Design IOTDF, start of the top module:
module IOTDF( clk, rst, in_en, iot_in, fn_sel, busy, valid, iot_out);
Size in the first run: ~5600 cells after synthesis, about 140 I/O pins.
Settings: LEC_CHECK=0, CAP_MARGIN=15, CORE_MARGIN=2, CORE_UTILIZATION=45, SLEW_MARGIN=20; clock period 5.0 ns.
run.sh (not shown) runs the stock make flow with config.mk's settings and CLKGATE_MAP_FILE=.
The first run passed the timing, DRC and antenna checks.
Change:
CAP_MARGIN = 40   (was 15)
CELL_PAD_IN_SITES_DETAIL_PLACEMENT = 1   (was not set)
CORE_UTILIZATION = 52   (was 45)
CTS_CLUSTER_DIAMETER = 292   (was not set)
GPL_ROUTABILITY_DRIVEN = 0   (was not set)
GPL_TIMING_DRIVEN = 0   (was not set)
HOLD_SLACK_MARGIN = 0.09   (was not set)
MAX_ROUTING_LAYER = met4   (was not set)
PLACE_DENSITY_LB_ADDON = 0.26   (was not set)
TNS_END_PERCENT = 100   (was not set)
With this change the flow failed in global routing on GRT-0116.
Synthesized area stays the same.
Die area came out lower by about 13%.
Synthesized cell count does not change.
Change:
CAP_MARGIN = 5   (was 40)
CORE_UTILIZATION = 42   (was 52)
After rerunning: The changed run produced a clean layout; area after synthesis does not change; die size climbs by a quarter to a third; synthesized cell count is unchanged.

* * *

## wip/xenon
Starting RTL as in the previous note.
## IOTDF
module IOTDF( clk, rst, in_en, iot_in, fn_sel, busy, valid, iot_out);
clock: 2.26 ns
lec_check: 0
abc_area: 1
cap_margin: 15
core_margin: 2
core_utilization: 72
cts_cluster_diameter: 233
cts_cluster_size: 96
place_density: 0.42
slew_margin: 20
wip/xenon terminated abnormally: 5_1_grt reported GRT-0232.
The following lists how wip/raven was set up differently from wip/xenon:
Settings: removing PLACE_DENSITY (formerly 0.42); changing CAP_MARGIN from 15 to 20; removing CTS_CLUSTER_DIAMETER (formerly 233); removing CTS_CLUSTER_SIZE (formerly 96); changing CORE_UTILIZATION from 72 to 40; removing ABC_AREA (formerly 1); changing the clock period (ns, I/O delays scaled along) from 2.26 to 5.0.
## What came out
Compared with wip/xenon, wip/raven shows a higher fraction of synthesized cell area in xor and xnor cells. The sequential share of the synthesized area of wip/raven exceeds that of wip/xenon by 1.3 points. Side by side, combined area of all synthesized cells turned out lower in wip/raven than in wip/xenon. | synthesized cell count | higher: wip/xenon |. Summary: with wip/xenon as the reference, area figure in the yosys stat output in wip/raven moved down by a few percent. Largest family of logic cells by area: AND-OR/OR-AND gates -> wip/raven, simple AND/OR/NAND/NOR gates -> wip/xenon. Looking at instance area at placement, wip/raven sits below wip/xenon. wip/raven ended with every stage complete and zero timing, DRC or antenna violations. Summary of wip/raven over wip/xenon: number of gates resized after CTS -128; pre-CTS setup slack +1.46 ns. What wip/xenon reported for net count entering floorplan has to be multiplied by 0.805 to get the figure for wip/raven.
#### Input delta (wip/zinc over wip/raven)
Settings: CORE_UTILIZATION changed from 40 to 42; CTS_CLUSTER_DIAMETER newly set to 292; CAP_MARGIN changed from 20 to 5; CELL_PAD_IN_SITES_DETAIL_PLACEMENT newly set to 2; TNS_END_PERCENT newly set to 10; HOLD_SLACK_MARGIN newly set to 0.09.
Notes after the runs:
- wip/zinc: complete, dirty (capacitance limit, slew limit)
- Clock power share in wip/zinc vs wip/raven: down 1.5 points
- Summary of wip/zinc over wip/raven: fmax fell by about 10%; wire length went up; iteration count of the initial detailed-routing pass lower; clock-buffer cell count went up by 17.
- Measured against each other, wip/raven and wip/zinc differ in first-pass GRT wire length, the lower figure coming from wip/raven.
- The total power in wip/raven is 0.892 times that in wip/zinc.
- The number of buffer and inverter stages on the critical path number comes out lower for wip/raven vs wip/zinc.
- wip/zinc: number of placement rows 2.3% below wip/raven
- wip/zinc drops more vias than wip/raven.
--- input diff wip/zinc..wip/cedar ---
Settings: CORE_MARGIN: 2 -> 5; TNS_END_PERCENT: 10 -> 95; CAP_MARGIN: 5 -> 25; SLEW_MARGIN: 20 -> 40; CORE_ASPECT_RATIO: unset -> 1.16; CTS_CLUSTER_SIZE: unset -> 15; CTS_CLUSTER_DIAMETER: 292 -> 369; CORE_UTILIZATION: 42 -> 45; GPL_TIMING_DRIVEN: unset -> 0; SETUP_SLACK_MARGIN: unset -> -0.32; HOLD_SLACK_MARGIN: 0.09 -> unset; PLACE_DENSITY_LB_ADDON: unset -> 0.08.
Findings:
- wip/cedar: all stages complete, timing, DRC and antenna checks passed
- wip/cedar vs. wip/zinc: wire length after detailed routing up 5700 µm; die outline area went down about 3.2%; overall power of the completed layout now smaller; clock power fell about 30%.
- Launch point of the critical path = fn_sel[2]: wip/cedar; launch point of the critical path = crc_sort_inst.sort_inst.state[2]: wip/zinc
#### Input delta (wip/juniper over wip/cedar)
Settings: a deleted GPL_TIMING_DRIVEN that had been 0; a change of CORE_MARGIN from 5 to 2; a change of TNS_END_PERCENT from 95 to 10; a deleted PLACE_DENSITY_LB_ADDON that had been 0.08; a deleted CORE_ASPECT_RATIO that had been 1.16; a change of CAP_MARGIN from 25 to 15.
Findings:
wip/juniper had finished all stages when the layout checks came back failing, citing capacitance limit.
[compare] base=wip/cedar new=wip/juniper: multi-input combinational gate total level; met3 usage in global routing moved up; global-route wire length before repair moved down; number of buffers other than clock buffers in the final layout moved down.
Taking wip/cedar as the reference point, the filler-free cell count of the finished design of wip/juniper falls by about 5.4%.
The run showing the smaller met3 wire length is wip/cedar.
Final instance area delta (wip/juniper − wip/cedar): favourable
Wire: wip/juniper routes less than wip/cedar
Taking wip/cedar as the reference point, the area of the multi-input gates of wip/juniper falls by about 0.5%.

* * *

Starting RTL as in the previous note.
Settings: LEC_CHECK=0, CAP_MARGIN=20, CORE_MARGIN=2, CORE_UTILIZATION=40, SLEW_MARGIN=20; clock period 3.74 ns.
The starting point completed without violations.
Edit:
- CORE_UTILIZATION: 40 -> 52
- clock period: 3.74 -> 4.18 ns (I/O delays scaled with it)
Worst hold slack stays flat.
Worst setup slack is better by 0.34 ns.
Power fell by 9.1%.
Global-route usage rose by 8.8 points.
Edit:
- CORE_UTILIZATION: 52 -> 10
- clock period: 4.18 -> 7.94 ns (I/O delays scaled with it)
The changed run produced a clean layout.
Area after synthesis stays the same.
Sequential power shrinks by about 47%.
Worst setup slack gets better by 2.4 ns.
Design area is higher by about 9%.
Core utilization came out lower by 47 points.
Cell count went up by 73%.
Combinational power is lower by about 50%.
Edit:
- CORE_UTILIZATION: 10 -> 70
- CTS_CLUSTER_SIZE: not set -> 33
- MAX_ROUTING_LAYER: not set -> met4
- clock period: 7.94 -> 2.74 ns (I/O delays scaled with it)
=> The changed run reached the layout checks and failed them: negative setup slack. Core utilization increases by 72 points. Area after synthesis does not change. Cell area falls by a few percent.
No activity file was given, so power comes from the tool's default toggle rates.
